**flow/run.sh**
```bash
#!/bin/bash
# the make line also repeats each setting of config.mk as NAME=value (left out here)
make -C /OpenROAD-flow-scripts/flow DESIGN_CONFIG=/design/flow/config.mk WORK_HOME=/design/flow/orfs CLKGATE_MAP_FILE= finish
```
**flow/config.mk**
```make
export PLATFORM = sky130hd
export DESIGN_NAME = convolution
export DESIGN_NICKNAME = convolution
export VERILOG_FILES = /design/flow/design.v
export SDC_FILE = /design/flow/constraint.sdc
export NUM_CORES = 4
export LEC_CHECK = 0
export CAP_MARGIN = 20
export CORE_MARGIN = 2
export CORE_UTILIZATION = 61
export SLEW_MARGIN = 20
```
**flow/constraint.sdc**
```tcl
create_clock -name core_clock -period 8.27 [get_ports {clk}]
set_input_delay 1.6540 -clock core_clock [delete_from_list [all_inputs] [get_ports {clk}]]
set_output_delay 1.6540 -clock core_clock [all_outputs]
set_load 0.01 [all_outputs]
```
**flow/design.v**
```verilog
module incrementerby4(clk, en, rst, ld, ld_data, out);
    input clk, en, rst, ld;
    output reg [7:0] out;
    input [7:0] ld_data;
    always @(posedge clk) begin
        if (rst) begin
            out <= ld_data;
        end
        else if (ld) begin
            out <= ld_data;
        end 
        else if (en) begin
            out <= out + 4;
        end
    end
endmodule
module adder (a, b, out);
    input [7:0] a, b;
    output [7:0] out;
    assign out = a + b;    
endmodule
module adder12 (a, b, out);
    input [11:0] a, b;
    output [11:0] out;
    assign out = a + b;    
endmodule
module buffer_4 (clk, wr_en, wr_adr, wr_data, rd_adr, rd_data);
    parameter SIZE = 16;
    input clk, wr_en;
    input [7:0] wr_adr, rd_adr;
    input [31:0] wr_data;
    output [7:0] rd_data;
    reg [7:0] mem [0:SIZE-1];
    assign rd_data = mem[rd_adr];
    always @(posedge clk) begin
        if (wr_en) begin
            mem[wr_adr] <= wr_data[31 : 24];
            mem[wr_adr + 1] <= wr_data[23 : 16];
            mem[wr_adr + 2] <= wr_data[15 : 8];
            mem[wr_adr + 3] <= wr_data[7 : 0];
        end
    end
endmodule
module buffer_8 (clk, wr_en, wr_adr, wr_data, rd_adr, rd_data);
    parameter SIZE = 64;
    input clk, wr_en;
    input [7:0] wr_adr, rd_adr;
    input [31:0] wr_data;
    output [31:0] rd_data;
    reg [7:0] mem [0:SIZE-1];
    assign rd_data = {mem[rd_adr], mem[rd_adr + 1], mem[rd_adr + 2], mem[rd_adr + 3]};
    always @(posedge clk) begin
        if (wr_en) begin
            mem[wr_adr] <= wr_data[31 : 24];
            mem[wr_adr + 1] <= wr_data[23 : 16];
            mem[wr_adr + 2] <= wr_data[15 : 8];
            mem[wr_adr + 3] <= wr_data[7 : 0];
        end
    end
endmodule
module counter #(parameter MAX_COUNT = 16)(clk, rst, en, carry, count);
    input clk, rst, en;
    output reg carry;
    output reg [7:0] count;
    always @(posedge clk) begin
        if (rst) begin
            count <= 0;
        end
        else if (en) begin
            if (count == MAX_COUNT - 1) begin
                count <= 0;
            end
            else begin
                count <= count + 1;
            end
        end
    end
    assign carry = (count == MAX_COUNT - 1);
endmodule
module decoder (a, out);
    parameter N = 4;
    input [7:0] a;
    output reg [N-1:0] out;
    reg [N-1:0] i;
    always @(*) begin
        for (i = 0; i < N; i = i + 1) begin
            if (i == a) begin
                out[i] = 1;
            end
            else begin
                out[i] = 0;
            end
        end
    end
endmodule
module multiplier (a, b, out);
    input [7:0] a, b;
    wire [15:0] result;
    assign result = a * b;
    output [7:0] out;
    assign out = {result[15:8]};
endmodule
module mux2_1 (a, b, sel, out);
    input [7:0] a, b;
    input sel;
    output [7:0] out;
    assign out = sel ? a : b;
endmodule
module register1word(clk, en, rst, write_data, out);
    input clk, en, rst;
    input [11:0] write_data;
    output reg [11:0] out;
    always @(posedge clk) begin
        if (rst) begin
            out <= 0;
        end else if (en) begin
            out <= write_data;
        end
    end
endmodule
module register4word(clk, en, rst, addr, write_data, out);
    input clk, en, rst;
    input [7:0] addr;
    input [7:0] write_data;
    reg [7:0] data [0:3];
    output [31:0] out;
    always @(posedge clk) begin
        if (rst) begin
            data[0] <= 0;
            data[1] <= 0;
            data[2] <= 0;
            data[3] <= 0;
        end 
        else if (en) begin
            data[addr] <= write_data;
        end
    end
    assign out = {data[0], data[1], data[2], data[3]};
endmodule
module mac (clk, rst, rst_acc, acc_en, img_pixel, filter_value, out);
    input clk, rst, rst_acc, acc_en;
    input [7:0] img_pixel, filter_value;
    output [7:0] out;
    wire [11:0] acc_out, acc_in;
    wire [7:0] mult_res;
    multiplier mult(img_pixel, filter_value, mult_res);
    adder12 addr4({4'b0000, mult_res}, acc_out, acc_in);
    register1word acc(clk, acc_en, rst | rst_acc, acc_in, acc_out);
    assign out = acc_out[11:4];
endmodule
module PE (clk, rst, rst_acc, rst_res_reg, res_buffer_en, acc_en,
           img_pixel, filter_value, res_index, out);
    input clk, rst, rst_acc, rst_res_reg, acc_en, res_buffer_en;
    input [7:0] img_pixel, filter_value, res_index;
    output [31:0] out;
    wire [7:0] mac_out;
    mac mac1 (clk, rst, rst_acc, acc_en, img_pixel, filter_value, mac_out);
    register4word res_buffer(clk, res_buffer_en, rst | rst_res_reg, res_index, mac_out, out);
endmodule
module controller(clk, reset, start, co_cntr16_img, co_cntr4_filter, co_cntr_filters,
                 co_cntr43, co_row_cntr, co_col_cntr, co_cntr16, co_cntr_reg4, co_cntr13, cntr43_res,
                 rst, rst_acc, rst_res_reg, mem_en, cntr16_img_en, cntr_filters_en, cntr4_filter_en, wr_file, adr_sel, mem_offset_sel, filter_wr_en,
                 img_wr_en, row_cntr_en, col_cntr_en, cntr43_en, cntr16_en, img_slice_en, acc_en, cntr_reg4_en, res_buffer_en,
                 cntr13_en, inc_en, inc_ld, done);
    input clk, reset, start;
    output reg rst, mem_en, cntr16_img_en, cntr_filters_en, cntr4_filter_en, adr_sel, filter_wr_en, wr_file;
    output reg img_wr_en, row_cntr_en, col_cntr_en, cntr43_en, cntr16_en, img_slice_en, acc_en, cntr_reg4_en, res_buffer_en;
    output reg cntr13_en, inc_en, inc_ld, done, rst_acc, rst_res_reg;
    output reg[1:0] mem_offset_sel;
    input co_cntr16_img, co_cntr4_filter, co_cntr_filters, co_cntr43, co_row_cntr, co_col_cntr, co_cntr16, co_cntr_reg4, co_cntr13;
    input [7:0] cntr43_res;
    reg[3:0] ns;
    reg[3:0] ps;
    always @(*) begin
        case(ps)
            4'b0000:   ns <= ~start ? 4'b0000 : 4'b0001;
            4'b0001:   ns <= start ? 4'b0001 : 4'b0010;
            4'b0010:   ns <= ~co_cntr4_filter ? 4'b0010 : 4'b1011;
            4'b1011:   ns <= ~co_cntr_filters ? 4'b0010 : 4'b0011;
            4'b0011:   ns <= ~co_cntr16_img ? 4'b0011 : 4'b0100;
            4'b0100:   ns <= ~co_row_cntr ? 4'b0100 : 4'b0101;
            4'b0101:   ns <= ~co_cntr16 ? 4'b0101 : 4'b0110;
            4'b0110 :  ns <= (cntr43_res == 42 || co_cntr_reg4) ? 4'b0111 : 4'b1010;
            4'b0111 : ns <= co_cntr43 ? 4'b1001 : 4'b1010;
            4'b1010 : ns <= ~co_cntr13 ? 4'b0100 : 4'b1000;
            4'b1000 : ns <= 4'b0011; 
            4'b1001: ns <= 4'b0000;
            default: ns <= 4'b0000;
        endcase
    end
    always @(*) begin
        {rst, mem_en, cntr16_img_en, cntr_filters_en, cntr4_filter_en, adr_sel, filter_wr_en,
        img_wr_en, row_cntr_en, col_cntr_en, cntr43_en, cntr16_en, img_slice_en, acc_en,
        cntr_reg4_en, res_buffer_en, cntr13_en, inc_en, inc_ld, done, mem_offset_sel, wr_file, rst_acc, rst_res_reg} = 0;
        case(ps)
            4'b0001:begin  rst = 1; inc_ld = 1;   end
            4'b0010: begin cntr4_filter_en = 1; adr_sel = 1; filter_wr_en = 1; mem_offset_sel = 0; end
            4'b0011 : begin  cntr16_img_en = 1; img_wr_en = 1; mem_offset_sel = 1;  end
            4'b1011: begin cntr_filters_en = 1; end
            4'b0100: begin row_cntr_en = 1; img_slice_en = 1; end
            4'b0101: begin acc_en = 1; cntr16_en = 1; end
            4'b0110: begin cntr_reg4_en = 1; res_buffer_en = 1; rst_acc = 1;end
            4'b0111: begin mem_en = 1; cntr43_en = 1; mem_offset_sel = 2; rst_res_reg = 1; end
            4'b1010: begin col_cntr_en = 1; cntr13_en = 1; end
            4'b1000: begin inc_en = 1; end
            4'b1001: begin done = 1; wr_file = 1; end
        endcase
    end
    always @(posedge clk) begin
         if (reset)
             ps <= 4'b0000;
         else
             ps <= ns;
     end
endmodule
module datapath(clk, rst, x, y, z, rst_acc, rst_res_reg, mem_en, cntr16_img_en, cntr_filters_en,
          cntr4_filter_en, filter_wr_en, img_wr_en, cntr43_en, row_cntr_en,
          col_cntr_en, cntr16_en, img_slice_en, acc_en, cntr_reg4_en, res_buffer_en, cntr13_en,
          inc_en, inc_ld, wr_file, adr_sel, mem_offset_sel, co_cntr16_img,
          co_cntr4_filter, co_cntr_filters, co_cntr43, co_row_cntr, co_col_cntr, co_cntr16, co_cntr_reg4, co_cntr13, cntr43_res,
          mem_rd_adr, mem_rd_data, out_we, out_adr, out_data);
    parameter NUM_FILTERS = 4;
    input clk, rst, mem_en, cntr16_img_en, cntr_filters_en, cntr4_filter_en, adr_sel, filter_wr_en, wr_file;
    input img_wr_en, row_cntr_en, col_cntr_en, cntr43_en, cntr16_en, img_slice_en, acc_en, cntr_reg4_en, res_buffer_en;
    input cntr13_en, inc_en, inc_ld, rst_acc, rst_res_reg;
    input [1:0] mem_offset_sel;
    input [7:0] x,y,z;
    output co_cntr16_img, co_cntr4_filter, co_cntr_filters, co_cntr43, co_row_cntr, co_col_cntr, co_cntr16, co_cntr_reg4, co_cntr13;
    output [7:0] cntr43_res;
    output [7:0] mem_rd_adr;
    input [31:0] mem_rd_data;
    output out_we;
    output [7:0] out_adr;
    output [32*NUM_FILTERS-1:0] out_data;
    wire[NUM_FILTERS - 1: 0] filters_wr_en;
    wire [7:0] mem_wr_adr, mem_offset_out, cntr4_filter_res, cntr16_img_res, mem_cntr_res;
    wire [7:0] img_rd_adr, row_cntr_res, col_cntr_res, cntr16_res, img_slice_rd_data;
    wire [7:0] mult_res, cntr_reg4_res, cntr13_res, x_offset;
    wire [31:0] img_rd_data;
    wire [7:0] filters_rd_data[0:NUM_FILTERS-1], filter_adr, cntr_filters_res, mem_filter_adr;
    assign out_we = mem_en;
    assign out_adr = mem_wr_adr;
    assign mem_offset_out = (mem_offset_sel == 0) ? y :
                            (mem_offset_sel == 1) ? x_offset :
                            (mem_offset_sel == 2) ? z : 0;
    counter #(NUM_FILTERS) cntr_filters(clk, rst, cntr_filters_en, co_cntr_filters, cntr_filters_res);
    decoder #(NUM_FILTERS) dcdr(cntr_filters_res, filters_wr_en);
    counter #(4) cntr4_filter (clk, rst, cntr4_filter_en, co_cntr4_filter, cntr4_filter_res);
    counter #(16) cntr16_img (clk, rst, cntr16_img_en, co_cntr16_img, cntr16_img_res);
    mux2_1 mux(mem_filter_adr, cntr16_img_res, adr_sel, mem_cntr_res);
    adder addr1(mem_offset_out, mem_cntr_res, mem_rd_adr);
    adder addr5(cntr4_filter_res, cntr_filters_res << 2, mem_filter_adr);
    genvar i;
    generate
        for (i = 0; i < NUM_FILTERS; i = i + 1) begin : gen_filters
            buffer_4 filter_buffer(clk, filters_wr_en[i] & filter_wr_en, cntr4_filter_res << 2, mem_rd_data, cntr16_res, filters_rd_data[i]);
            PE pe(clk, rst, rst_acc, rst_res_reg, res_buffer_en, acc_en,
                  img_slice_rd_data, filters_rd_data[i], cntr_reg4_res, out_data[32*i +: 32]);
        end
    endgenerate
    buffer_8 img_buffer(clk, img_wr_en, cntr16_img_res << 2, mem_rd_data, img_rd_adr, img_rd_data);
    counter #(43) cntr43 (clk, rst, cntr43_en, co_cntr43, cntr43_res);
    adder addr2(cntr43_res, mem_offset_out, mem_wr_adr);
    counter #(4) row_cntr (clk, rst, row_cntr_en, co_row_cntr, row_cntr_res);
    counter #(13) col_cntr (clk, rst, col_cntr_en, co_col_cntr, col_cntr_res);
    adder addr3(row_cntr_res << 4, col_cntr_res, img_rd_adr);
    counter #(16) cntr16 (clk, rst, cntr16_en, co_cntr16, cntr16_res);
    buffer_4 img_slice(clk, img_slice_en, row_cntr_res << 2, img_rd_data, cntr16_res, img_slice_rd_data);
    counter #(4) cntr_reg4 (clk, rst, cntr_reg4_en, co_cntr_reg4, cntr_reg4_res);
    counter #(13) cntr13 (clk, rst, cntr13_en, co_cntr13, cntr13_res);
    incrementerby4 inc(clk, inc_en, rst, inc_ld, x, x_offset);
endmodule
module convolution(clk, reset, start, x, y, z, done, mem_rd_adr, mem_rd_data, out_we, out_adr, out_data);
    parameter NUM_FILTERS = 4;
    input clk, reset, start;
    output [7:0] mem_rd_adr;
    input [31:0] mem_rd_data;
    output out_we;
    output [7:0] out_adr;
    output [32*NUM_FILTERS-1:0] out_data;
    input [7:0] x, y, z;
    output done;
    wire rst, rst_acc, mem_en, cntr16_img_en, cntr_filters_en, cntr4_filter_en, adr_sel, filter_wr_en, rst_res_reg;
    wire img_wr_en, row_cntr_en, col_cntr_en, cntr43_en, cntr16_en, img_slice_en, acc_en, cntr_reg4_en, res_buffer_en;
    wire cntr13_en, inc_en, inc_ld, wr_file;
    wire [1:0] mem_offset_sel;
    wire co_cntr16_img, co_cntr4_filter, co_cntr_filters, co_cntr43, co_row_cntr, co_col_cntr, co_cntr16, co_cntr_reg4, co_cntr13;
    wire [7:0] cntr43_res;
    datapath #(NUM_FILTERS) dp(clk, rst, x, y, z, rst_acc, rst_res_reg, mem_en, cntr16_img_en, cntr_filters_en, cntr4_filter_en, filter_wr_en, img_wr_en, cntr43_en, row_cntr_en,
          col_cntr_en, cntr16_en, img_slice_en, acc_en, cntr_reg4_en, res_buffer_en, cntr13_en,
          inc_en, inc_ld, wr_file, adr_sel, mem_offset_sel, co_cntr16_img,
          co_cntr4_filter, co_cntr_filters, co_cntr43, co_row_cntr, co_col_cntr, co_cntr16, co_cntr_reg4, co_cntr13, cntr43_res,
          mem_rd_adr, mem_rd_data, out_we, out_adr, out_data);
    controller cu(clk, reset, start, co_cntr16_img, co_cntr4_filter, co_cntr_filters, co_cntr43, co_row_cntr, co_col_cntr,
                 co_cntr16, co_cntr_reg4, co_cntr13, cntr43_res,
                 rst, rst_acc, rst_res_reg, mem_en, cntr16_img_en, cntr_filters_en, cntr4_filter_en, wr_file, adr_sel, mem_offset_sel, filter_wr_en,
                 img_wr_en, row_cntr_en, col_cntr_en, cntr43_en, cntr16_en, img_slice_en, acc_en, cntr_reg4_en, res_buffer_en,
                 cntr13_en, inc_en, inc_ld, done);
endmodule
```
==> flow_metrics.tcl, run 1 <==
# flow metrics
set metrics [dict create \
    hpwl_um 126000 \
    topCellsByArea "edfxtp_1 51%, mux4_2 24%, fa_1 3.9%" \
    warnings 56 \
    slew_viol_final 0 \
    relSlewSlack_pct 28.6 \
    antenna_left 0 \
    ff_type "edfxtp_1" \
    grt_max_degree 141 \
    fa_ha_area_share_pct 7.37 \
    cp.depth 32 \
    core_util_floorplan_pct 61.5 \
    die_area_um2 128000 \
    dp.cells 6363 \
    wirelength_um 192000 \
    rsz0062_at_grt "no" \
    path_max_fanout 30 \
    cts_max_level 4 \
    peakVddDrop_mv 0.226 \
    cellLeakagePower_nw 28.8 \
    min_path_type "reg -> reg" \
    min_from "dp.gen_filters[1].pe.mac1.acc.out[1]$_SDFFE_PP0P_" \
    crit_path_end "dp.gen_filters[3].pe.mac1.acc.out[8]$_SDFFE_PP0P_" \
    synth_seq_share_pct 54.5 \
    antenna_found_initial 7 \
    critPathCaptureType "flip-flop" \
    min_period_ns 7.80 \
    postCtsHoldBufs 0 \
    cts.sinks 1427 \
    min_path_cells 2 \
    avgSynthCellArea_um2 16.4 \
    row_count 129 \
    yosys.area_share.xor_xnor_pct 1.73 \
    vias_per_cell 6.73 \
    finalPower_w 0.0151 \
    r2r_cells 32 \
    worst-slew-pin-transition_ns 1.07 \
    cts.reportedPaths.clkPinSlew_ns 0.06 \
    fp.coreArea_um2 124000 \
    wl_per_cell_um 28.9 \
    vias 44700 \
    yosysMostFrequentCell "edfxtp_1" \
    critPathArrivalTime_ns 8.40 \
    finalSetupViolCount 0 \
    worstHoldEndpoint "dp.gen_filters[1].pe.mac1.acc.out[1]$_SDFFE_PP0P_" \
    cp_top_family "adder cells" \
    synthTopLogicFamily "multiplexers" \
    place_ws_ns 0.363 \
    yosysTopAreaCellShare_pct 50.8 \
    cpMostUsedCell "ha_1" \
    ys_chip_area_um2 76100 \
    comb_power_share_pct 3.5 \
    fp_nets 5057 \
    clock_skew_ns 0.0295 \
    critical-path-max-stage-delay_ns 0.54 \
    die_w_um 357 \
    powerClk_w 0.00660 \
    cts_tree "built" \
    power.group.top "registers" \
    drt_iter0_drc 5064 \
    synth-edff-count 1288 \
    clock-root-buffer "clkbuf_16" \
    pg_comb_w 0.000534 \
    io-pin-count 205 \
    first_global_vias 44900 \
    netlist_area_um2 76100 \
    grt_pass1_wl_um 288000 \
    powerDensity_nw_per_um2 176 \
    nets 5299 \
    cp_num_buf_inv 5 \
    synth_stat.cells 4638 \
    clkLatencyLatePin_ns 0.78 \
    cap_violations 0 \
    hold_violations 0 \
    pwr-share-seq_pct 52.7 \
    required_ns 8.88 \
    setup_tns_ns 0 \
    track_usage_pct 30.8 \
    numSynthFlops 1427 \
    top_area_cell "edfxtp_1" \
    crit_type "reg -> reg" \
    p_sw_w 0.00314 \
    syn_inst 4638 \
    yosys.area_share.aoi_pct 2.49 \
    async_flop_share_pct 0 \
    setup_slack_ns 0.475 \
    grt_overflow 0 \
    yosys-top-cells-count "1,288 x edfxtp_1, 806 x mux4_2, 386 x nor2_1" \
    syn_to_final_growth_pct 12.7 \
    cp_slowest_cell "dfxtp_4" \
    fin_crit_sh_pct 94.3 \
    synth.area.mux_share_pct 25.2 \
    dr.pass1.iters 21 \
    hold_ws_ns 0.502 \
    routabilityCongestion 0.855 \
    regToRegSetupSlack_ns 0.47 \
    drc 0 \
    power_frac_clock_pct 43.8 \
    simple_gate_area_share_pct 6.21 \
    ys_types 71 \
    max_freq_ghz 0.128 \
    start_kind "flip-flop" \
    regToRegEndpoint "dp.gen_filters[3].pe.mac1.acc.out[8]$_SDFFE_PP0P_" \
    yosysWarnings 16 \
    cts_buffers 150 \
    p_seq_w 0.00793 \
    p_int_w 0.0119 \
    status "no timing/DRC/antenna violations" \
    stdcell_count 6643 \
    port_buffers 204 \
    netSwitchingFraction_pct 20.9 \
    fill_cells 8159 \
    cts_max_path_buffers 3 \
    die_h_um 357 \
]
-- cell type report --
| class | count | area [µm²] | area share (%) |
|---|---|---|---|
| timing repair buffer | 369 | 3530 | 4.11 |
| sequential | 1427 | 41500 | 48.4 |
| tap | 1637 | 2050 | 2.39 |
| antenna | 2 | 5.00 | 0.00583 |
| multi-input combinational | 2719 | 33100 | 38.6 |
| inverter | 213 | 801 | 0.933 |
| clock inverter | 74 | 716 | 0.834 |
| clock buffer | 202 | 4070 | 4.75 |
-- metal layers --
metal,GRT usage (%),vias up,part of all wire (%)
met5,0,-,0.016
met4,9.91,4,3.2
met3,6.04,361,9.2
met2,49.6,2200,49
met1,43.1,23300,39
li1,-,18800,-
-- metrics by stage --
stage / cell area, µm² / utilization, %
floorplan: 76100 / -
global placement: 80900 / 65.4
detailed placement: 80900 / 65.4
CTS: 85700 / 69.3
global route: 85800 / 69.3
finish: 85800 / 69.3
-- timing repair --
action                     in CTS  in global routing
setup endpoints to repair       0                 12
buffers inserted                0                  2
resized                         0                  2
==> inputs of run 2 (changes only) <==
CAP_MARGIN = 30   (was 20)
CORE_UTILIZATION = 70   (was 61)
CTS_CLUSTER_SIZE = 29   (was default)
HOLD_SLACK_MARGIN = 0.27   (was default)
PLACE_DENSITY_LB_ADDON = 0.0   (was default)
clock period = 4.59 ns   (was 8.27 ns; I/O delays follow)
==> flow_metrics.tcl, run 2 <==
# flow metrics
set metrics [dict create \
    place_ws_ns -2.63 \
    hold_ws_ns 0.499 \
    min_path_type "reg -> reg" \
    io-pin-count 205 \
    cellLeakagePower_nw 30.8 \
    clock_skew_ns 0.0378 \
    syn_to_final_growth_pct 17.5 \
    cp_top_family "adder cells" \
    dr.pass1.iters 8 \
    worstHoldEndpoint "dp.cntr16.count[7]$_SDFFE_PP0P_" \
    yosys.area_share.xor_xnor_pct 1.73 \
    avgSynthCellArea_um2 16.4 \
    synth.area.mux_share_pct 25.2 \
    fin_crit_sh_pct 159 \
    status "failed layout checks" \
    cpMostUsedCell "fa_1" \
    first_global_vias 50200 \
    antenna_left 0 \
    yosysMostFrequentCell "edfxtp_1" \
    top_area_cell "edfxtp_1" \
    ys_chip_area_um2 76100 \
    rsz0062_at_grt "yes" \
    die_w_um 334 \
    p_sw_w 0.00599 \
    clkLatencyLatePin_ns 0.79 \
    comb_power_share_pct 3.9 \
    required_ns 5.29 \
    setup_tns_ns -101.66 \
    finalPower_w 0.0271 \
    wirelength_um 216000 \
    crit_type "reg -> reg" \
    hpwl_um 125000 \
    fp_nets 5057 \
    drc 0 \
    peakVddDrop_mv 0.361 \
    antenna_found_initial 3 \
    powerDensity_nw_per_um2 303 \
    power.group.top "registers" \
    p_int_w 0.0211 \
    r2r_cells 33 \
    power_frac_clock_pct 43.4 \
    cp_slowest_cell "mux4_2" \
    fp.coreArea_um2 108000 \
    postCtsHoldBufs 0 \
    relSlewSlack_pct 30.7 \
    path_max_fanout 10 \
    synth_seq_share_pct 54.5 \
    netlist_area_um2 76100 \
    cts_max_path_buffers 3 \
    warnings 54 \
    clock-root-buffer "clkbuf_16" \
    fin_util_pct 83.2 \
    min_path_cells 2 \
    port_buffers 204 \
    min_from "dp.cntr16.count[7]$_SDFFE_PP0P_" \
    cap_violations 0 \
    finalSetupViolCount 48 \
    grt_pass1_wl_um 320000 \
    cts_tree "built" \
    cts_max_level 4 \
    worst-slew-pin-transition_ns 1.03 \
    cp_num_buf_inv 8 \
    yosysWarnings 16 \
    min_period_ns 7.32 \
    cts.sinks 1427 \
    wl_per_cell_um 32.2 \
    topCellsByArea "edfxtp_1 51%, mux4_2 24%, fa_1 3.9%" \
    critPathCaptureType "flip-flop" \
    crit_path_end "dp.gen_filters[2].pe.mac1.acc.out[9]$_SDFFE_PP0P_" \
    hold_violations 0 \
    start_kind "flip-flop" \
    vias_per_cell 7.29 \
    cp.depth 33 \
    grt_overflow 0 \
    grt_max_degree 135 \
    core_util_floorplan_pct 70.8 \
    ys_types 71 \
    row_count 120 \
    critPathArrivalTime_ns 8.02 \
    async_flop_share_pct 0 \
    pwr-share-seq_pct 52.7 \
    setup_slack_ns -2.73 \
    routabilityCongestion 0.884 \
    die_area_um2 111000 \
    yosys.area_share.aoi_pct 2.49 \
    syn_inst 4638 \
    vias 48900 \
    critical-path-max-stage-delay_ns 0.57 \
    p_seq_w 0.0143 \
    simple_gate_area_share_pct 6.21 \
    synth_stat.cells 4638 \
    yosys-top-cells-count "1,288 x edfxtp_1, 806 x mux4_2, 386 x nor2_1" \
    numSynthFlops 1427 \
    max_freq_ghz 0.137 \
    powerClk_w 0.0118 \
    yosysTopAreaCellShare_pct 50.8 \
    fa_ha_area_share_pct 7.37 \
    drt_iter0_drc 6570 \
    so_faults "negative setup slack" \
    netSwitchingFraction_pct 22.1 \
    regToRegEndpoint "dp.gen_filters[2].pe.mac1.acc.out[9]$_SDFFE_PP0P_" \
    cts.reportedPaths.clkPinSlew_ns 0.07 \
    nets 5614 \
    pg_comb_w 0.00106 \
    track_usage_pct 39.1 \
    ff_type "edfxtp_1" \
    die_h_um 334 \
    synth-edff-count 1288 \
    regToRegSetupSlack_ns -2.73 \
    synthTopLogicFamily "multiplexers" \
    slew_viol_final 0 \
    cts_buffers 144 \
]
[run 2: layout make-up]
class                      instances  area (µm²)
fill                            4877       18000
tap                             1403        1760
inverter                         213         801
clock buffer                     179        3780
multi-input combinational       2719       34100
sequential                      1427       41500
clock inverter                    78         822
timing repair buffer             690        6780
antenna                            1        2.50
[run 2: metal layers]
metal  up-vias  part of all wire [%]  global-route usage, %
li1      19500                     -                      -
met1     24700                    32                   49.1
met2      3937                    50                   65.1
met3       863                    11                   7.27
met4         0                   6.6                   22.1
met5         -                     0                      0
[run 2: repair_timing]
action | 4_1_cts | 5_1_grt
cloned | 5 | 0
setup endpoints to repair | 56 | 52
setup buffers | 62 | 27
gates resized | 207 | 104
pin swaps | 106 | 86
[run 2: metrics by stage]
stage / area (µm²) / cells
detailed placement: 82700 / 6359
global route: 89500 / 6710
finish: 89500 / 6710
floorplan: 76500 / 4638
CTS: 88800 / 6679
global placement: 82600 / 6353
==> inputs of run 3 (changes only) <==
CAP_MARGIN = 20   (was 30)
CORE_UTILIZATION = 61   (was 70)
CTS_CLUSTER_DIAMETER = 149   (was default)
CTS_CLUSTER_SIZE = 15   (was 29)
GPL_TIMING_DRIVEN = 1   (was default)
HOLD_SLACK_MARGIN = default   (was 0.27)
MAX_ROUTING_LAYER = met4   (was default)
MIN_ROUTING_LAYER = met1   (was default)
PLACE_DENSITY_LB_ADDON = default   (was 0.0)
SETUP_SLACK_MARGIN = 1.49   (was default)
clock period = 6.58 ns   (was 4.59 ns; I/O delays follow)
==> flow_metrics.tcl, run 3 <==
# flow metrics
set metrics [dict create \
    cts_buffers 105 \
    relSlewSlack_pct 25.1 \
    powerClk_w 0.00616 \
    syn_to_final_growth_pct 16.3 \
    fa_ha_area_share_pct 7.37 \
    hold_violations 0 \
    wl_per_cell_um 28.8 \
    grt_max_degree 153 \
    synthTopLogicFamily "multiplexers" \
    drc 0 \
    die_w_um 357 \
    power_frac_clock_pct 36.5 \
    nets 5568 \
    syn_inst 4638 \
    async_flop_share_pct 0 \
    clock-root-buffer "clkbuf_16" \
    cts_tree "built" \
    port_buffers 204 \
    grt_overflow 0 \
    die_h_um 357 \
    p_seq_w 0.00996 \
    p_sw_w 0.00366 \
    required_ns 7.15 \
    setup_tns_ns -11.67 \
    first_global_vias 45500 \
    warnings 59 \
    hold_ws_ns 0.503 \
    top_area_cell "edfxtp_1" \
    setup_slack_ns -0.513 \
    yosys.area_share.xor_xnor_pct 1.73 \
    antenna_left 0 \
    drt_iter0_drc 5393 \
    grt_pass1_wl_um 294000 \
    netlist_area_um2 76100 \
    min_from "dp.cntr16.count[7]$_SDFFE_PP0P_" \
    yosys.area_share.aoi_pct 2.49 \
    antenna_found_initial 2 \
    synth_seq_share_pct 54.5 \
    min_period_ns 7.09 \
    cts.reportedPaths.clkPinSlew_ns 0.07 \
    cts_max_level 3 \
    cp.depth 34 \
    pg_comb_w 0.000774 \
    powerDensity_nw_per_um2 191 \
    postCtsHoldBufs 0 \
    row_count 129 \
    cp_num_buf_inv 7 \
    comb_power_share_pct 4.6 \
    synth_stat.cells 4638 \
    r2r_cells 34 \
    clock_skew_ns 0.0815 \
    rsz0062_at_grt "yes" \
    critPathCaptureType "flip-flop" \
    vias 46000 \
    path_max_fanout 6 \
    cts.sinks 1427 \
    max_freq_ghz 0.141 \
    ys_types 71 \
    routabilityCongestion 0.880 \
    numSynthFlops 1427 \
    die_area_um2 128000 \
    cellLeakagePower_nw 30.0 \
    core_util_floorplan_pct 61.5 \
    critPathArrivalTime_ns 7.66 \
    slew_viol_final 0 \
    fill_cells 7869 \
    track_usage_pct 32.4 \
    worst-slew-pin-transition_ns 1.12 \
    wirelength_um 198000 \
    crit_path_end "dp.gen_filters[3].pe.mac1.acc.out[10]$_SDFFE_PP0P_" \
    cap_violations 0 \
    yosys-top-cells-count "1,288 x edfxtp_1, 806 x mux4_2, 386 x nor2_1" \
    hpwl_um 127000 \
    ys_chip_area_um2 76100 \
    yosysMostFrequentCell "edfxtp_1" \
    clkLatencyLatePin_ns 0.76 \
    min_path_cells 2 \
    simple_gate_area_share_pct 6.21 \
    worstHoldEndpoint "dp.cntr16.count[7]$_SDFFE_PP0P_" \
    vias_per_cell 6.70 \
    p_int_w 0.0132 \
    ff_type "edfxtp_1" \
    io-pin-count 205 \
    power.group.top "registers" \
    cts_max_path_buffers 3 \
    topCellsByArea "edfxtp_1 51%, mux4_2 24%, fa_1 3.9%" \
    critical-path-max-stage-delay_ns 0.51 \
    yosysWarnings 16 \
    pwr-share-seq_pct 59.0 \
    fin_crit_sh_pct 108 \
    yosysTopAreaCellShare_pct 50.8 \
    synth.area.mux_share_pct 25.2 \
    netSwitchingFraction_pct 21.6 \
    so_faults "negative setup slack" \
    peakVddDrop_mv 0.375 \
    regToRegSetupSlack_ns -0.51 \
    cp_top_family "adder cells" \
    min_path_type "reg -> reg" \
    synth-edff-count 1288 \
    regToRegEndpoint "dp.gen_filters[3].pe.mac1.acc.out[10]$_SDFFE_PP0P_" \
    fp_nets 5057 \
    crit_type "reg -> reg" \
    dr.pass1.iters 22 \
    start_kind "flip-flop" \
    fp.coreArea_um2 124000 \
    finalSetupViolCount 33 \
    status "failed layout checks" \
    avgSynthCellArea_um2 16.4 \
    cp_slowest_cell "fa_1" \
]
run 3: per-layer routing:
metal | GRT usage, % | share of wire [%]
met1 | 46.4 | 40
met2 | 49.1 | 48
met5 | - | 0
met3 | 6.17 | 9.9
met4 | 7.69 | 2.5
run 3: area by class of cell:
| type | count | area (µm²) | share of cell area (%) |
|---|---|---|---|
| clock buffer | 168 | 2860 | 3.23 |
| timing repair buffer | 683 | 6650 | 7.50 |
| clock inverter | 8 | 196 | 0.222 |
| tap | 1637 | 2050 | 2.31 |
| antenna | 6 | 15.0 | 0.0170 |
| inverter | 213 | 801 | 0.904 |
| sequential | 1427 | 41500 | 46.8 |
| multi-input combinational | 2719 | 34500 | 39.0 |
run 3: repair_timing:
action                     in CTS  in global routing
gates cloned                    7                  0
pin swaps                      97                126
buffers inserted               82                 28
setup endpoints to repair      56                 54
resized                       233                180
run 3: stage by stage:
step	power, W	utilization [%]	std cells	cell area, µm²	setup slack, ns
5_1_grt	0.0174	71.5	6856	88600	-0.791
3_5_place_dp	0.0109	66.8	6560	82700	-0.618
3_3_place_gp	0.0109	66.8	6560	82700	-0.538
4_1_cts	0.0170	70.7	6825	87500	-0.507
6_report	0.0169	71.5	6861	88600	-0.513
2_1_floorplan	0.0104	-	4638	76500	-0.650
==> inputs of run 4 (changes only) <==
CORE_UTILIZATION = 40   (was 61)
CTS_CLUSTER_DIAMETER = default   (was 149)
CTS_CLUSTER_SIZE = default   (was 15)
GPL_TIMING_DRIVEN = 0   (was 1)
MAX_ROUTING_LAYER = default   (was met4)
MIN_ROUTING_LAYER = default   (was met1)
PLACE_DENSITY = 0.77   (was default)
SETUP_SLACK_MARGIN = default   (was 1.49)
clock period = 8.6 ns   (was 6.58 ns; I/O delays follow)
==> flow_metrics.tcl, run 4 <==
# flow metrics
set metrics [dict create \
    core_util_floorplan_pct 40.2 \
    status "no timing/DRC/antenna violations" \
    setup_slack_ns 0.342 \
    io-pin-count 205 \
    ys_types 71 \
    crit_path_end "dp.gen_filters[1].pe.mac1.acc.out[10]$_SDFFE_PP0P_" \
    top_area_cell "edfxtp_1" \
    p_int_w 0.0112 \
    hpwl_um 166000 \
    crit_type "reg -> reg" \
    cts.reportedPaths.clkPinSlew_ns 0.06 \
    start_kind "flip-flop" \
    yosys.area_share.xor_xnor_pct 1.73 \
    synth-edff-count 1288 \
    clock_skew_ns 0.0349 \
    numSynthFlops 1427 \
    die_h_um 440 \
    p_seq_w 0.00763 \
    met2RoutedLength_um 111000 \
    routabilityCongestion 1.04 \
    fp_nets 5057 \
    clock-root-buffer "clkbuf_16" \
    slew_viol_final 0 \
    critical-path-max-stage-delay_ns 0.55 \
    cts_max_path_buffers 3 \
    syn_to_final_growth_pct 16.3 \
    critPathArrivalTime_ns 8.91 \
    regToRegEndpoint "dp.gen_filters[1].pe.mac1.acc.out[10]$_SDFFE_PP0P_" \
    dr_wl_met3_um 36100 \
    antenna_found_initial 16 \
    power.group.top "registers" \
    yosysMostFrequentCell "edfxtp_1" \
    grt_pass1_wl_um 348000 \
    fin_crit_sh_pct 96.0 \
    finalPower_w 0.0144 \
    dr.pass1.iters 6 \
    cts_buffers 146 \
    cp.depth 38 \
    synthTopLogicFamily "multiplexers" \
    fp.coreArea_um2 190000 \
    met1Wirelength_um 79300 \
    ff_type "edfxtp_1" \
    hold_violations 0 \
    port_buffers 204 \
    syn_inst 4638 \
    simple_gate_area_share_pct 6.21 \
    die_w_um 440 \
    pg_comb_w 0.000582 \
    critPathCaptureType "flip-flop" \
    peakVddDrop_mv 0.155 \
    max_freq_ghz 0.121 \
    cts_tree "built" \
    synth_seq_share_pct 54.5 \
    yosysTopAreaCellShare_pct 50.8 \
    synth.area.mux_share_pct 25.2 \
    min_path_type "reg -> reg" \
    wl_per_cell_um 31.6 \
    first_global_vias 49600 \
    cellLeakagePower_nw 29.7 \
    comb_power_share_pct 4.0 \
    cp_top_family "adder cells" \
    cap_violations 0 \
    dp.cells 7440 \
    powerDensity_nw_per_um2 163 \
    place_ws_ns -1.76 \
    finalSetupViolCount 0 \
    worst-slew-pin-transition_ns 1.33 \
    relSlewSlack_pct 11.5 \
    yosys.area_share.aoi_pct 2.49 \
    power_frac_clock_pct 43.1 \
    cts.sinks 1427 \
    path_max_fanout 10 \
    drc 0 \
    r2r_cells 38 \
    min_path_cells 2 \
    antenna_left 0 \
    netlist_area_um2 76100 \
    required_ns 9.25 \
    topCellsByArea "edfxtp_1 51%, mux4_2 24%, fa_1 3.9%" \
    synth_stat.cells 4638 \
    die_area_um2 194000 \
    drt_iter0_drc 7538 \
    cts_max_level 4 \
    wirelength_um 244000 \
    powerClk_w 0.00621 \
    stdcell_count 7743 \
    p_sw_w 0.00320 \
    nets 5525 \
    regToRegSetupSlack_ns 0.34 \
    ys_chip_area_um2 76100 \
    vias_per_cell 6.49 \
    clkLatencyLatePin_ns 0.81 \
    grt_overflow 0 \
    min_from "dp.cntr16.count[7]$_SDFFE_PP0P_" \
    cp_slowest_cell "fa_1" \
    row_count 160 \
    min_period_ns 8.26 \
    worstHoldEndpoint "dp.cntr16.count[7]$_SDFFE_PP0P_" \
    async_flop_share_pct 0 \
    track_usage_pct 24.9 \
    netSwitchingFraction_pct 22.2 \
    cp_num_buf_inv 12 \
    fill_cells 15500 \
    warnings 45 \
    top_layer_used "met5" \
    fa_ha_area_share_pct 7.37 \
    avgSynthCellArea_um2 16.4 \
    yosysWarnings 16 \
    pwr-share-seq_pct 52.9 \
    grt_max_degree 33 \
    yosys-top-cells-count "1,288 x edfxtp_1, 806 x mux4_2, 386 x nor2_1" \
    vias 50200 \
]
==> run 4: stage by stage <==
step	utilization (%)	hold WS (ns)	area (µm²)	setup TNS [ns]
final	46.7	0.494	88600	0
after global routing	46.7	0.527	88600	-0.107
after CTS	46.5	0.496	88100	0
after detailed placement	43.8	0.487	83100	-45.71
after global placement	42.9	0.471	81300	-43.54
after floorplan	-	0.458	76100	0
==> run 4: layout make-up <==
cell class	count	area [µm²]	area share (%)
inverter	213	800	0.903
clock buffer	187	3870	4.37
timing repair buffer	324	3760	4.25
antenna	5	12.5	0.0141
buffer	275	1530	1.73
multi-input combinational	2719	33300	37.5
clock inverter	82	734	0.829
sequential	1427	41500	46.8
tap	2511	3140	3.55
==> run 4: layer usage <==
metal,GRT usage (%),up-vias
met5,0.546,-
met4,14.6,17
met3,9.56,1048
met2,38.2,4421
met1,29.9,25400
li1,-,19300
==> run 4: timing repair <==
| item | CTS | global route |
|---|---|---|
| setup buffers | 5 | 26 |
| gates cloned | 0 | 0 |
| endpoints found under the setup margin | 45 | 25 |
| gates resized | 123 | 85 |
| hold buffers | 0 | 0 |
| pin swaps | 2 | 8 |
==> inputs of run 5 (changes only) <==
CORE_UTILIZATION = 56   (was 40)
CTS_CLUSTER_SIZE = 99   (was default)
GPL_TIMING_DRIVEN = default   (was 0)
PLACE_DENSITY = default   (was 0.77)
TNS_END_PERCENT = 10   (was default)
clock period = 7.61 ns   (was 8.6 ns; I/O delays follow)
==> flow_metrics.tcl, run 5 <==
# flow metrics
set metrics [dict create \
    fp.coreArea_um2 135000 \
    syn_to_final_growth_pct 14.2 \
    min_from "dp.cntr16.count[7]$_SDFFE_PP0P_" \
    postCtsHoldBufs 0 \
    grt_max_degree 138 \
    cp_top_family "adder cells" \
    combGateArea_um2 33300 \
    ys_chip_area_um2 76100 \
    synth_stat.cells 4638 \
    crit_path_end "dp.gen_filters[2].pe.mac1.acc.out[11]$_SDFFE_PP0P_" \
    grt_pass1_wl_um 289000 \
    powerDensity_nw_per_um2 190 \
    hpwl_um 127000 \
    syn_inst 4638 \
    row_count 135 \
    cpMostUsedCell "inv_1" \
    pg_comb_w 0.000585 \
    synth-edff-count 1288 \
    cp_num_buf_inv 9 \
    yosys.area_share.aoi_pct 2.49 \
    cts.reportedPaths.clkPinSlew_ns 0.06 \
    io-pin-count 205 \
    max_freq_ghz 0.137 \
    port_buffers 204 \
    fin_crit_sh_pct 95.7 \
    cp_slowest_cell "fa_1" \
    status "no timing/DRC/antenna violations" \
    clock-root-buffer "clkbuf_16" \
    avgSynthCellArea_um2 16.4 \
    fp_nets 5057 \
    yosysWarnings 16 \
    hold_violations 0 \
    antenna_left 0 \
    yosysTopAreaCellShare_pct 50.8 \
    min_path_type "reg -> reg" \
    min_period_ns 7.28 \
    track_usage_pct 28.1 \
    grt_overflow 0 \
    worst-slew-pin-transition_ns 1.06 \
    cts_max_level 4 \
    nets 5372 \
    warnings 52 \
    drt_iter0_drc 4545 \
    antenna_found_initial 3 \
    cts_max_path_buffers 3 \
    clock_skew_ns 0.0358 \
    cellLeakagePower_nw 29.3 \
    cts_buffers 153 \
    core_util_floorplan_pct 56.3 \
    wirelength_um 194000 \
    regToRegEndpoint "dp.gen_filters[2].pe.mac1.acc.out[11]$_SDFFE_PP0P_" \
    cts_tree "built" \
    final-seq-area_um2 41500 \
    comb_power_share_pct 3.5 \
    synth_seq_share_pct 54.5 \
    first_global_vias 44400 \
    die_w_um 373 \
    yosys-top-cells-count "1,288 x edfxtp_1, 806 x mux4_2, 386 x nor2_1" \
    fa_ha_area_share_pct 7.37 \
    critPathArrivalTime_ns 7.99 \
    min_path_cells 2 \
    yosys.area_share.xor_xnor_pct 1.73 \
    p_seq_w 0.00862 \
    critPathCaptureType "flip-flop" \
    slew_viol_final 0 \
    p_sw_w 0.00352 \
    powerClk_w 0.00731 \
    wl_per_cell_um 28.4 \
    p_int_w 0.0130 \
    vias_per_cell 6.54 \
    routabilityCongestion 0.867 \
    regToRegSetupSlack_ns 0.33 \
    worstHoldEndpoint "dp.cntr16.count[7]$_SDFFE_PP0P_" \
    dr.pass1.iters 5 \
    die_h_um 373 \
    async_flop_share_pct 0 \
    pwr-share-seq_pct 52.2 \
    yosysMostFrequentCell "edfxtp_1" \
    required_ns 8.31 \
    start_kind "flip-flop" \
    relSlewSlack_pct 28.5 \
    cp.depth 34 \
    critical-path-max-stage-delay_ns 0.54 \
    power.group.top "registers" \
    path_max_fanout 15 \
    simple_gate_area_share_pct 6.21 \
    rsz0062_at_grt "yes" \
    drc 0 \
    crit_type "reg -> reg" \
    stdcell_count 6853 \
    clkLatencyLatePin_ns 0.79 \
    peakVddDrop_mv 0.222 \
    fin_util_pct 64.3 \
    ff_type "edfxtp_1" \
    synth.area.mux_share_pct 25.2 \
    setup_tns_ns 0 \
    dp.cells 6538 \
    ys_types 71 \
    hold_ws_ns 0.486 \
    power_frac_clock_pct 44.3 \
    netSwitchingFraction_pct 21.3 \
    topCellsByArea "edfxtp_1 51%, mux4_2 24%, fa_1 3.9%" \
    vias 44800 \
    numSynthFlops 1427 \
    die_area_um2 139000 \
    cap_violations 0 \
    finalSetupViolCount 0 \
    cts.sinks 1427 \
    top_area_cell "edfxtp_1" \
    r2r_cells 34 \
    diodes 0 \
    fill_cells 9708 \
    netlist_area_um2 76100 \
    synthTopLogicFamily "multiplexers" \
]
-- run 5: final cells by class --
class                           instances  area share (%)
Clock inverter                         76           0.892
Timing Repair Buffer                  439            4.89
Tap cell                             1781            2.56
Multi-Input combinational cell       2719            38.3
Clock buffer                          198            4.74
Sequential cell                      1427            47.7
Inverter                              213           0.921
-- run 5: timing repair --
item | 4_1_cts | 5_1_grt
setup endpoints to repair | 0 | 22
gates resized | 0 | 70
setup buffers | 0 | 38
-- run 5: metrics by stage --
| stage | setup slack (ns) | total power (W) | instance area, µm² |
|---|---|---|---|
| after floorplan | 0.000272 | 0.00902 | 76200 |
| after global placement | 0.168 | 0.00937 | 81400 |
| after detailed placement | 0.104 | 0.00938 | 81400 |
| after CTS | 0.0228 | 0.0166 | 86300 |
| after global routing | -0.0669 | 0.0170 | 86900 |
| final | 0.325 | 0.0165 | 86900 |
-- run 5: per-layer routing --
| layer | vias up | wire, µm | GRT usage, % |
|---|---|---|---|
| met4 | 0 | 5050 | 7.81 |
| li1 | 19000 | - | - |
| met5 | - | 0 | 0 |
| met3 | 306 | 15500 | 5.12 |
| met1 | 23600 | 79600 | 40.4 |
| met2 | 1912 | 94200 | 44.8 |
==> inputs of run 6 (changes only) <==
CORE_ASPECT_RATIO = 0.71   (was default)
CORE_UTILIZATION = 72   (was 56)
CTS_CLUSTER_DIAMETER = 332   (was default)
CTS_CLUSTER_SIZE = 15   (was 99)
GPL_TIMING_DRIVEN = 1   (was default)
MAX_ROUTING_LAYER = met4   (was default)
MIN_ROUTING_LAYER = met1   (was default)
PLACE_DENSITY_LB_ADDON = 0.0   (was default)
SETUP_SLACK_MARGIN = -0.46   (was default)
TNS_END_PERCENT = default   (was 10)
clock period = 6.25 ns   (was 7.61 ns; I/O delays follow)
==> flow_metrics.tcl, run 6 <==
# flow metrics
set metrics [dict create \
    powerClk_w 0.00658 \
    met1_usage_pct 57.1 \
    worst-slew-pin-transition_ns 1.16 \
    row_count 100 \
    p_int_w 0.0139 \
    status "failed layout checks" \
    avgSynthCellArea_um2 16.4 \
    synth.area.mux_share_pct 25.2 \
    place_area_um2 82300 \
    yosys-top-cells-count "1,288 x edfxtp_1, 806 x mux4_2, 386 x nor2_1" \
    critPathCaptureType "flip-flop" \
    wl_per_cell_um 33.3 \
    clkLatencyLatePin_ns 0.77 \
    power.group.top "registers" \
    cts_tree "built" \
    fp.coreArea_um2 105000 \
    syn_to_final_growth_pct 14.3 \
    numSynthFlops 1427 \
    max_freq_ghz 0.137 \
    path_max_fanout 8 \
    fp_nets 5057 \
    netSwitchingFraction_pct 22.1 \
    cts_max_level 3 \
    die_area_um2 108000 \
    syn_inst 4638 \
    synth-edff-count 1288 \
    vias_per_cell 7.51 \
    drc 0 \
    dr.pass1.iters 6 \
    nets 5511 \
    cts_max_path_buffers 3 \
    cts.sinks 1427 \
    yosysMostFrequentCell "edfxtp_1" \
    die_w_um 390 \
    antenna_left 0 \
    crit_type "reg -> reg" \
    finalPower_w 0.0179 \
    grt_max_degree 164 \
    warnings 54 \
    yosysWarnings 16 \
    simple_gate_area_share_pct 6.21 \
    core_util_floorplan_pct 72.6 \
    ff_type "edfxtp_1" \
    worstHoldEndpoint "dp.gen_filters[2].pe.mac1.acc.out[1]$_SDFFE_PP0P_" \
    rsz0062_at_grt "yes" \
    die_h_um 278 \
    min_path_cells 2 \
    p_seq_w 0.0105 \
    regToRegEndpoint "dp.gen_filters[3].pe.mac1.acc.out[8]$_SDFFE_PP0P_" \
    clock-root-buffer "clkbuf_16" \
    topCellsByArea "edfxtp_1 51%, mux4_2 24%, fa_1 3.9%" \
    yosys.area_share.xor_xnor_pct 1.73 \
    ys_chip_area_um2 76100 \
    min_path_type "reg -> reg" \
    critical-path-max-stage-delay_ns 0.51 \
    cts.reportedPaths.clkPinSlew_ns 0.07 \
    fa_ha_area_share_pct 7.37 \
    io-pin-count 205 \
    synthTopLogicFamily "multiplexers" \
    fin_util_pct 83.0 \
    track_usage_pct 42.0 \
    grt_pass1_wl_um 322000 \
    crit_path_end "dp.gen_filters[3].pe.mac1.acc.out[8]$_SDFFE_PP0P_" \
    cap_violations 0 \
    cts_buffers 105 \
    pg_comb_w 0.000803 \
    clock_skew_ns 0.0579 \
    netlist_area_um2 76100 \
    vias 49100 \
    ys_types 71 \
    port_buffers 204 \
    required_ns 6.84 \
    r2r_cells 34 \
    p_sw_w 0.00396 \
    slew_viol_final 0 \
    grt_overflow 0 \
    critPathArrivalTime_ns 7.91 \
    hold_violations 0 \
    cp_num_buf_inv 7 \
    top_area_cell "edfxtp_1" \
    relSlewSlack_pct 23.0 \
    min_period_ns 7.32 \
    postLayoutCellArea_um2 87000 \
    final-seq-area_um2 41500 \
    start_kind "flip-flop" \
    regToRegSetupSlack_ns -1.07 \
    cp.depth 34 \
    setup_slack_ns -1.07 \
    synth_seq_share_pct 54.5 \
    use_met3_pct 12.4 \
    cp_slowest_cell "mux4_2" \
    yosys.area_share.aoi_pct 2.49 \
    fill_cells 4840 \
    power_frac_clock_pct 36.8 \
    busiest_layer "met2" \
    cp_top_family "adder cells" \
    fin_crit_sh_pct 117 \
    antenna_found_initial 7 \
    pwr-share-seq_pct 58.7 \
    comb_power_share_pct 4.5 \
    so_faults "negative setup slack" \
    finalSetupViolCount 43 \
    min_from "dp.gen_filters[2].pe.mac1.acc.out[1]$_SDFFE_PP0P_" \
    cellLeakagePower_nw 29.6 \
    first_global_vias 49500 \
    async_flop_share_pct 0 \
    cpMostUsedCell "buf_12" \
    powerDensity_nw_per_um2 205 \
    synth_stat.cells 4638 \
    hpwl_um 128000 \
    routabilityCongestion 0.921 \
    drt_iter0_drc 7478 \
    combGateArea_um2 33900 \
    peakVddDrop_mv 0.296 \
    wirelength_um 218000 \
    met2_usage_pct 61.2 \
    yosysTopAreaCellShare_pct 50.8 \
]
==> run 6: metal layers <==
layer / vias up / part of all wire [%]
met5: - / 0
met4: 0 / 4.6
met3: 762 / 15
met2: 4415 / 46
met1: 24700 / 34
li1: 19200 / -
==> run 6: area by class of cell <==
class,count,share of cell area [%]
well taps,1377,1.98
clock inverters,8,0.206
inverters,213,0.919
flip-flops and latches,1427,47.7
multi-input cells,2719,39.0
diodes,9,0.0259
repair buffers,626,6.89
clock buffers,166,3.28
==> run 6: timing repair <==
| action | in CTS | in global routing |
|---|---|---|
| buffers inserted | 73 | 28 |
| resized | 98 | 138 |
| pin swaps | 61 | 94 |
| hold buffers | 0 | 0 |
| gates cloned | 3 | 0 |
| endpoints found under the setup margin | 32 | 38 |
| hold endpoints to repair | 0 | 0 |
==> run 6: per-stage QoR <==
stage	setup WS (ns)	instances	TNS [ns]	hold slack (ns)
after floorplan	-0.980	4638	-26.18	0.458
after global placement	-0.993	6283	-20.98	0.473
after detailed placement	-1.07	6284	-26.34	0.497
after CTS	-0.990	6520	-26.32	0.514
after global routing	-1.29	6540	-39.06	0.552
final	-1.07	6545	-29.06	0.515
==> inputs of run 7 (changes only) <==
CELL_PAD_IN_SITES_GLOBAL_PLACEMENT = 3   (was default)
CORE_ASPECT_RATIO = default   (was 0.71)
CORE_MARGIN = 5   (was 2)
CORE_UTILIZATION = 40   (was 72)
CTS_CLUSTER_DIAMETER = default   (was 332)
CTS_CLUSTER_SIZE = default   (was 15)
GPL_TIMING_DRIVEN = 0   (was 1)
MAX_ROUTING_LAYER = met5   (was met4)
PLACE_DENSITY_LB_ADDON = default   (was 0.0)
SETUP_SLACK_MARGIN = 0.34   (was -0.46)
SLEW_MARGIN = 10   (was 20)
TNS_END_PERCENT = 15   (was default)
clock period = 9.0 ns   (was 6.25 ns; I/O delays follow)
==> flow_metrics.tcl, run 7 <==
# flow metrics
set metrics [dict create \
    wirelength_um 278000 \
    met2_usage_pct 46.5 \
    worstHoldEndpoint "dp.gen_filters[2].pe.mac1.acc.out[1]$_SDFFE_PP0P_" \
    yosys.area_share.xor_xnor_pct 1.73 \
    clkLatencyLatePin_ns 0.81 \
    cap_violations 0 \
    yosys.area_share.aoi_pct 2.49 \
    power_frac_clock_pct 45.3 \
    cts_max_path_buffers 3 \
    avgSynthCellArea_um2 16.4 \
    netlist_area_um2 76100 \
    simple_gate_area_share_pct 6.21 \
    yosys-top-cells-count "1,288 x edfxtp_1, 806 x mux4_2, 386 x nor2_1" \
    topCellsByArea "edfxtp_1 51%, mux4_2 24%, fa_1 3.9%" \
    synth_stat.cells 4638 \
    drt_iter0_drc 5426 \
    fp_nets 5057 \
    finalPower_w 0.0144 \
    start_kind "flip-flop" \
    powerDensity_nw_per_um2 160 \
    regToRegEndpoint "dp.gen_filters[3].pe.mac1.acc.out[8]$_SDFFE_PP0P_" \
    powerClk_w 0.00653 \
    top_area_cell "edfxtp_1" \
    warnings 49 \
    slew_viol_final 0 \
    ff_type "edfxtp_1" \
    syn_inst 4638 \
    port_buffers 204 \
    synth_seq_share_pct 54.5 \
    p_int_w 0.0112 \
    crit_type "reg -> reg" \
    cts.reportedPaths.clkPinSlew_ns 0.06 \
    antenna_left 0 \
    netSwitchingFraction_pct 22.3 \
    clock_skew_ns 0.0399 \
    hold_violations 0 \
    cts_tree "built" \
    max_freq_ghz 0.120 \
    ys_types 71 \
    first_global_vias 48200 \
    power.group.top "registers" \
    numSynthFlops 1427 \
    synth.area.mux_share_pct 25.2 \
    cellLeakagePower_nw 30.3 \
    clock-root-buffer "clkbuf_16" \
    drc 0 \
    cts_max_level 4 \
    synth-edff-count 1288 \
    vias_per_cell 6.08 \
    fa_ha_area_share_pct 7.37 \
    min_path_type "reg -> reg" \
    cp.depth 36 \
    critPathCaptureType "flip-flop" \
    critPathArrivalTime_ns 9.03 \
    yosysWarnings 16 \
    rsz0062_at_grt "yes" \
    async_flop_share_pct 0 \
    met1_usage_pct 34.8 \
    hold_ws_ns 0.502 \
    p_sw_w 0.00322 \
    cp_num_buf_inv 9 \
    row_count 160 \
    cts.sinks 1427 \
    cpMostUsedCell "fa_1" \
    pwr-share-seq_pct 50.6 \
    io-pin-count 205 \
    yosysTopAreaCellShare_pct 50.8 \
    required_ns 9.67 \
    path_max_fanout 10 \
    synthTopLogicFamily "multiplexers" \
    die_h_um 446 \
    peakVddDrop_mv 0.139 \
    p_seq_w 0.00729 \
    wl_per_cell_um 35.6 \
    antenna_found_initial 26 \
    cp_top_family "adder cells" \
    busiest_layer "met2" \
    relSlewSlack_pct 16.9 \
    syn_to_final_growth_pct 18.2 \
    fin_crit_sh_pct 92.9 \
    yosysMostFrequentCell "edfxtp_1" \
    regToRegSetupSlack_ns 0.64 \
    min_path_cells 2 \
    dr.pass1.iters 5 \
    min_period_ns 8.36 \
    fp.coreArea_um2 190000 \
    track_usage_pct 27.9 \
    min_from "dp.gen_filters[2].pe.mac1.acc.out[1]$_SDFFE_PP0P_" \
    grt_pass1_wl_um 385000 \
    die_area_um2 199000 \
    cts_buffers 163 \
    hpwl_um 200000 \
    ys_chip_area_um2 76100 \
    die_w_um 446 \
    finalSetupViolCount 0 \
    status "no timing/DRC/antenna violations" \
    grt_max_degree 33 \
    core_util_floorplan_pct 40.1 \
    vias 47600 \
    worst-slew-pin-transition_ns 1.25 \
    crit_path_end "dp.gen_filters[3].pe.mac1.acc.out[8]$_SDFFE_PP0P_" \
    critical-path-max-stage-delay_ns 0.52 \
    fin_util_pct 47.4 \
    cp_slowest_cell "fa_1" \
    comb_power_share_pct 4.0 \
    r2r_cells 36 \
    grt_overflow 0 \
    use_met3_pct 5.23 \
    nets 5594 \
    routabilityCongestion 0.900 \
    pg_comb_w 0.000580 \
]
## run 7: cell type report
type	count	area (µm²)
inverters	213	800
diodes	13	32.5
multi-input cells	2719	33400
repair buffers	373	4350
fillers	16400	99800
plain buffers	278	1670
clock inverters	95	963
flip-flops and latches	1427	41500
well taps	2511	3140
clock buffers	200	4240
## run 7: through the flow
| stage | TNS [ns] | worst slack [ns] | std cells | area (µm²) |
|---|---|---|---|---|
| 2_1_floorplan | 0 | 0.889 | 4638 | 76100 |
| 3_3_place_gp | -61.85 | -2.34 | 7353 | 81300 |
| 3_5_place_dp | -56.12 | -2.30 | 7475 | 83500 |
| 4_1_cts | 0 | 0.333 | 7787 | 89600 |
| 5_1_grt | 0 | 0.272 | 7817 | 90000 |
| 6_report | 0 | 0.642 | 7829 | 90000 |
## run 7: metal layers
layer	routed length, µm	vias up	part of all wire [%]
li1	-	19500	-
met1	104000	25000	38
met4	17600	4	6.3
met3	19700	692	7.1
met5	34	-	0.012
met2	137000	2367	49
## run 7: timing repair
item / 4_1_cts / 5_1_grt
pin swaps: 13 / 11
hold buffers: 0 / 0
resized: 191 / 72
buffers inserted: 18 / 28
setup endpoints to repair: 48 / 23
==> inputs of run 8 (changes only) <==
CELL_PAD_IN_SITES_GLOBAL_PLACEMENT = default   (was 3)
CORE_MARGIN = 2   (was 5)
CORE_UTILIZATION = 70   (was 40)
CTS_CLUSTER_SIZE = 29   (was default)
GPL_TIMING_DRIVEN = default   (was 0)
HOLD_SLACK_MARGIN = 0.27   (was default)
MAX_ROUTING_LAYER = default   (was met5)
MIN_ROUTING_LAYER = default   (was met1)
PLACE_DENSITY_LB_ADDON = 0.0   (was default)
SETUP_SLACK_MARGIN = default   (was 0.34)
SLEW_MARGIN = 20   (was 10)
TNS_END_PERCENT = default   (was 15)
clock period = 4.64 ns   (was 9.0 ns; I/O delays follow)
==> flow_metrics.tcl, run 8 <==
# flow metrics
set metrics [dict create \
    synth-edff-count 1288 \
    relSlewSlack_pct 23.0 \
    worst-slew-pin-transition_ns 1.15 \
    grt_max_degree 160 \
    die_w_um 334 \
    cts_buffers 146 \
    required_ns 5.26 \
    critPathCaptureType "flip-flop" \
    yosysMostFrequentCell "edfxtp_1" \
    regToRegEndpoint "dp.gen_filters[0].pe.mac1.acc.out[8]$_SDFFE_PP0P_" \
    synthTopLogicFamily "multiplexers" \
    min_path_type "reg -> reg" \
    cp_slowest_cell "mux4_2" \
    first_global_vias 50700 \
    cts_max_path_buffers 3 \
    vias 49100 \
    yosysTopAreaCellShare_pct 50.8 \
    hold_violations 0 \
    comb_power_share_pct 4.0 \
    cap_violations 0 \
    vias_per_cell 7.29 \
    wl_per_cell_um 32.2 \
    so_faults "negative setup slack" \
    synth_stat.cells 4638 \
    numSynthFlops 1427 \
    syn_inst 4638 \
    track_usage_pct 39.3 \
    yosys.area_share.xor_xnor_pct 1.73 \
    die_area_um2 111000 \
    start_kind "flip-flop" \
    setup_slack_ns -2.55 \
    fill_cells 4686 \
    simple_gate_area_share_pct 6.21 \
    grt_pass1_wl_um 322000 \
    warnings 61 \
    syn_to_final_growth_pct 18.3 \
    powerDensity_nw_per_um2 301 \
    p_seq_w 0.0141 \
    wirelength_um 217000 \
    pwr-share-seq_pct 52.1 \
    finalPower_w 0.0271 \
    peakVddDrop_mv 0.565 \
    path_max_fanout 9 \
    drc 0 \
    antenna_found_initial 6 \
    dr.pass1.iters 6 \
    worstHoldEndpoint "dp.row_cntr.count[6]$_SDFFE_PP0P_" \
    netSwitchingFraction_pct 22.0 \
    cellLeakagePower_nw 31.0 \
    ys_chip_area_um2 76100 \
    async_flop_share_pct 0 \
    powerClk_w 0.0119 \
    cts.reportedPaths.clkPinSlew_ns 0.07 \
    clkLatencyLatePin_ns 0.79 \
    status "failed layout checks" \
    finalSetupViolCount 48 \
    hold_ws_ns 0.507 \
    cp_top_family "adder cells" \
    power_frac_clock_pct 43.8 \
    hpwl_um 124000 \
    antenna_left 0 \
    critPathArrivalTime_ns 7.80 \
    clock-root-buffer "clkbuf_16" \
    p_sw_w 0.00596 \
    synth_seq_share_pct 54.5 \
    fin_crit_sh_pct 155 \
    die_h_um 334 \
    drt_iter0_drc 6755 \
    netlist_area_um2 76100 \
    clock_skew_ns 0.0241 \
    core_util_floorplan_pct 70.8 \
    fp_nets 5057 \
    critical-path-max-stage-delay_ns 0.55 \
    min_period_ns 7.19 \
    fa_ha_area_share_pct 7.37 \
    crit_type "reg -> reg" \
    fp.coreArea_um2 108000 \
    nets 5635 \
    cp_num_buf_inv 11 \
    io-pin-count 205 \
    cp.depth 36 \
    top_area_cell "edfxtp_1" \
    r2r_cells 36 \
    yosys.area_share.aoi_pct 2.49 \
    regToRegSetupSlack_ns -2.55 \
    crit_path_end "dp.gen_filters[0].pe.mac1.acc.out[8]$_SDFFE_PP0P_" \
    port_buffers 204 \
    ff_type "edfxtp_1" \
    cts_tree "built" \
    min_path_cells 2 \
    row_count 120 \
    grt_overflow 0 \
    slew_viol_final 0 \
    p_int_w 0.0212 \
    yosysWarnings 16 \
    cts.sinks 1427 \
    routabilityCongestion 0.876 \
    pg_comb_w 0.00110 \
    power.group.top "registers" \
    ys_types 71 \
    topCellsByArea "edfxtp_1 51%, mux4_2 24%, fa_1 3.9%" \
    rsz0062_at_grt "yes" \
    synth.area.mux_share_pct 25.2 \
    max_freq_ghz 0.139 \
    cts_max_level 4 \
    yosys-top-cells-count "1,288 x edfxtp_1, 806 x mux4_2, 386 x nor2_1" \
    avgSynthCellArea_um2 16.4 \
    min_from "dp.row_cntr.count[6]$_SDFFE_PP0P_" \
]
run 8: cell type report:
cell class	count	area, µm²	area share (%)
Sequential cell	1427	41500	46.1
Multi-Input combinational cell	2719	34300	38.1
Timing Repair Buffer	709	6900	7.66
Clock buffer	181	3850	4.27
Tap cell	1403	1760	1.95
Clock inverter	85	902	1.00
Inverter	213	801	0.889
Antenna cell	1	2.50	0.00278
run 8: through the flow:
step                worst slack, ns  TNS (ns)  instances  cell area (µm²)  util, %
floorplan                     -2.59   -101.74       4638            76500        -
global placement              -2.44    -91.78       6355            82700     76.9
detailed placement            -2.66    -99.02       6355            82700     76.9
CTS                           -2.47    -97.11       6709            89200     83.0
global route                  -2.76   -111.91       6737            90000     83.8
finish                        -2.55   -102.79       6738            90000     83.8
run 8: layer usage:
metal | global-route usage [%] | up-vias | part of all wire [%]
met5 | 0 | - | 0.016
met4 | 20.9 | 6 | 6.3
met3 | 9.22 | 906 | 12
met2 | 64.3 | 3924 | 50
met1 | 49.4 | 24800 | 32
li1 | - | 19500 | -
run 8: what timing repair did:
item	CTS	global route
buffers inserted	100	40
hold buffers	0	0
cloned	2	0
pin swaps	151	159
resized	249	135
setup endpoints to repair	56	51
Power is estimated from default activity; no workload was simulated.
